==> flow/design.v (excerpt) <==
module LSTM(clk, Of, En, Ci, Cip, In, Ui, Uf, Uk, Uo, Wi, Wk, Wf, Wo, Vo, Bi, Bo, Bf, Bk, PrevH, Cout, Hout);
 input clk, En, Cip; 
 input [7:0] In, Ci, Ui, Uf, Uk;
 input [7:0] Uo, Wi, Wk, Wf, Wo;
 input [7:0] Vo, Bi, Bo, Bf, Bk;
 input [7:0]           PrevH;
 output [7:0] Cout, Hout;
 output Of;
 wire [7:0] m1, m2, m3, m4;
 wire [7:0] m5, m7, m8;
 wire [7:0] m9, m10, m11, m12;
 wire [7:0] m13, m14, m15, m16;
 wire [7:0] i1, f1, k1, o1;
 wire [7:0] It, Ft, Kt, t1;
 wire [10:0] Cin;
 mult8 ins1(m1, In, Wi); 
 mult8 ins2(m2, PrevH, Ui);
 FA8   ins3(m1, m2, m3, Cip, Cin[0]);
 FA8   ins4(m3, Bi, i1,Cin[0], Cin[1]);
 SigmoidROM sg1(It, i1, clk, En);
 mult8 ins5(m4, In, Wf); 
 mult8 ins6(t1, In, Wf);
 FA8   ins7(t1, m4, m5, Cin[1], Cin[2]);
 FA8   ins8(t1, Bi, f1, Cin[2], Cin[3]);
 SigmoidROM sg2(Ft, f1, clk, En);
 mult8 ins9(m7, In, Wk); 
 mult8 ins10(m8, PrevH, Uk);
 FA8   ins11(m7, m8, m9, Cin[3], Cin[4]);
 FA8   ins12(m9, Bk, k1, Cin[4], Cin[5]);
 SigmoidROM sg3(Kt, k1, clk, En);
 FA8   ins13(It, Kt, m10,Cin[5], Cin[6]);
 FA8   ins14(Ft, Ci, m11, Cin[6], Cin[7]);
 FA8   ins15(m10, m11, Cout, Cin[7], Cin[8]);
 mult8 ins16(m12, In, Wo); 
 mult8 ins17(m13, PrevH, Uo);
 mult8 ins18(m14, Ci, Vo);
 FA8   ins19(m12, m13, m15, Cin[8], Cin[9]);
 FA8   ins21(m14, Bo, m16, Cin[9], Cin[10]);
 FA8   ins22(m16, m15, o1, Cin[10], Of);
 SigmoidROM sg4(Hout, o1, clk, En);
 endmodule
For scale: roughly 150 I/O pins.
Settings: LEC_CHECK=0, CAP_MARGIN=20, CELL_PAD_IN_SITES_GLOBAL_PLACEMENT=1, CORE_ASPECT_RATIO=1.66, CORE_MARGIN=2, CORE_UTILIZATION=68, GPL_ROUTABILITY_DRIVEN=0, HOLD_SLACK_MARGIN=0.14, SLEW_MARGIN=20, TNS_END_PERCENT=80; clock period 45.0 ns.
run.sh (not shown) runs the stock make flow with config.mk's settings and CLKGATE_MAP_FILE=.
The baseline completed without violations.
Then changed:
Settings changed: CELL_PAD_IN_SITES_GLOBAL_PLACEMENT 1 to default, CORE_ASPECT_RATIO 1.66 to default, CTS_CLUSTER_SIZE from default to 97, GPL_ROUTABILITY_DRIVEN 0 to default, HOLD_SLACK_MARGIN 0.14 to default, PLACE_DENSITY from default to 0.37, TNS_END_PERCENT 80 to default.
Clock period 45.0 ns to 41.1 ns, I/O delays scaled along.
Outcome: The changed run produced a layout that fails on negative setup slack. Wire length decreases by 2.9%. Count of clock-buffer cells in the layout went down by 1. Utilization came out higher by 0.25 points. Final area is about the same. Critical path depth fell by 1. Clock skew goes down by 0.0033 ns. Worst setup slack loses 1.9 ns. Non-clock buffer count increases by 4. Worst hold slack loses 0.048 ns.
Then changed:
Settings changed: CORE_UTILIZATION 68 to 36, CTS_CLUSTER_SIZE 97 to default, PLACE_DENSITY 0.37 to default.
Clock period 41.1 ns to 44.2 ns, I/O delays scaled along.
Effect: The changed run finished with timing, DRC and antenna clean; cell area increases by 2.2%; synthesized cell count is unchanged; via count decreases by 2.7%; core utilization decreases by 37 points; non-clock buffer count increases by 9; area after synthesis does not change; sequential cell count stays the same; setup slack is better by 1.7 ns.
Then changed:
Settings changed: CORE_UTILIZATION 36 to 56, SETUP_SLACK_MARGIN from default to 4.53.
Clock period 44.2 ns to 24.5 ns, I/O delays scaled along.
Outcome: Now the flow ran to the end with violations: negative setup slack. Non-clock buffer count grows by 59. Worst setup slack got worse by 10 ns. Sequential cell count stays the same. Clock-buffer cell count is unchanged. Area after synthesis does not change.
Then changed:
Settings changed: ABC_AREA from default to 1, CORE_UTILIZATION 56 to 68, SETUP_SLACK_MARGIN 4.53 to default.
Clock period 24.5 ns to 34.6 ns, I/O delays scaled along.
The new run finished with negative setup slack left.
Routed wire length climbs by 10%.
Non-clock buffer count climbs by 14.
Setup slack gets better by 5.3 ns.
Cell area climbs by about 5.4%.
Global-route usage climbs by 6.0 points.
Die size drops by about 10%.
Synthesized cell count climbs by 35%.
Utilization climbs by 13 points.
First-iteration DRC count climbs by 67%.
Then changed:
Settings changed: ABC_AREA 1 to default, CORE_UTILIZATION 68 to 72, PLACE_DENSITY from default to 0.81.
Clock period 34.6 ns to 40.6 ns, I/O delays scaled along.
Result: The new run finished with negative setup slack left; critical path depth falls by 1; synthesized cell count falls by 26%; design area falls by 9.0%; core utilization rises by 2.4 points; via count falls by 18%.

---

exp/nickel:
Starting RTL as in the previous note.
## LSTM
module LSTM(clk, Of, En, Ci, Cip, In, Ui, Uf, Uk, Uo, Wi, Wk, Wf, Wo, Vo, Bi, Bo, Bf, Bk, PrevH, Cout, Hout);
Settings: LEC_CHECK=0, CAP_MARGIN=20, CELL_PAD_IN_SITES_DETAIL_PLACEMENT=2, CELL_PAD_IN_SITES_GLOBAL_PLACEMENT=2, CORE_MARGIN=2, CORE_UTILIZATION=66, GPL_ROUTABILITY_DRIVEN=0, GPL_TIMING_DRIVEN=1, HOLD_SLACK_MARGIN=0.26, PLACE_DENSITY=0.64, SLEW_MARGIN=20; clock period 76.6 ns.
As the logs show, exp/nickel stopped at 3_1_place_gp_skip_io after a tool error, so it never reached the end of the flow.
Setup changes, exp/nickel to exp/delta
- HOLD_SLACK_MARGIN removed (was 0.26)
- CELL_PAD_IN_SITES_DETAIL_PLACEMENT removed (was 2)
- GPL_TIMING_DRIVEN changed from 1 to 0
- CORE_UTILIZATION changed from 66 to 40
- GPL_ROUTABILITY_DRIVEN removed (was 0)
- the clock period (ns, I/O delays scaled along) changed from 76.6 to 45.0
## What came out
The final layout from exp/delta, which completed every stage, passed the timing, design-rule and antenna checks at the end of the flow. exp/delta -> exp/nickel: and-or/or-and share of the synthesized area delta 0, exact match. Core box area delta (exp/delta − exp/nickel): unfavourable. exp/delta against exp/nickel: chip area from the yosys synthesis statistics held; area of the die moved up. Relative to exp/nickel, the die outline height of exp/delta is higher by about 28%. Horizontal die dimension: exp/delta > exp/nickel. In exp/delta the share of the core filled by cells before placement turned out 26 points lower than in exp/nickel.
Inputs modified between exp/delta and exp/umber:
- a deleted PLACE_DENSITY that had been 0.64
- an added CORE_ASPECT_RATIO of 0.5
- a deleted GPL_TIMING_DRIVEN that had been 0
- an added TNS_END_PERCENT of 5
- a deleted CELL_PAD_IN_SITES_GLOBAL_PLACEMENT that had been 2
- an added CTS_CLUSTER_DIAMETER of 237
- a change of CORE_UTILIZATION from 40 to 59
- an added CTS_CLUSTER_SIZE of 100
- an added GPL_ROUTABILITY_DRIVEN of 0
[summary]
Via count, exp/umber and exp/delta: higher on exp/delta. Wire length in exp/umber vs exp/delta: down 13%. Layout-stage area growth over the synthesis result, exp/umber and exp/delta: lower on exp/umber. exp/umber -> exp/delta: clock-cell share of area flat.
What exp/indigo does differently from exp/umber at the input level:
- clearing CORE_ASPECT_RATIO, which used to be 0.5
- clearing GPL_ROUTABILITY_DRIVEN, which used to be 0
- clearing CTS_CLUSTER_SIZE, which used to be 100
- clearing CTS_CLUSTER_DIAMETER, which used to be 237
- swapping 59 for 40 in CORE_UTILIZATION
- clearing TNS_END_PERCENT, which used to be 5
- swapping 45.0 for 44.2 in the clock period (ns, I/O delays scaled along)
exp/indigo reports its launch point of the critical path as Wf[6] while exp/umber reports Wf[7].
Diff exp/umber -> exp/indigo: slew of the pin with the lowest slew margin went down by 0.028 ns; via count normalized by instance count -0.36.
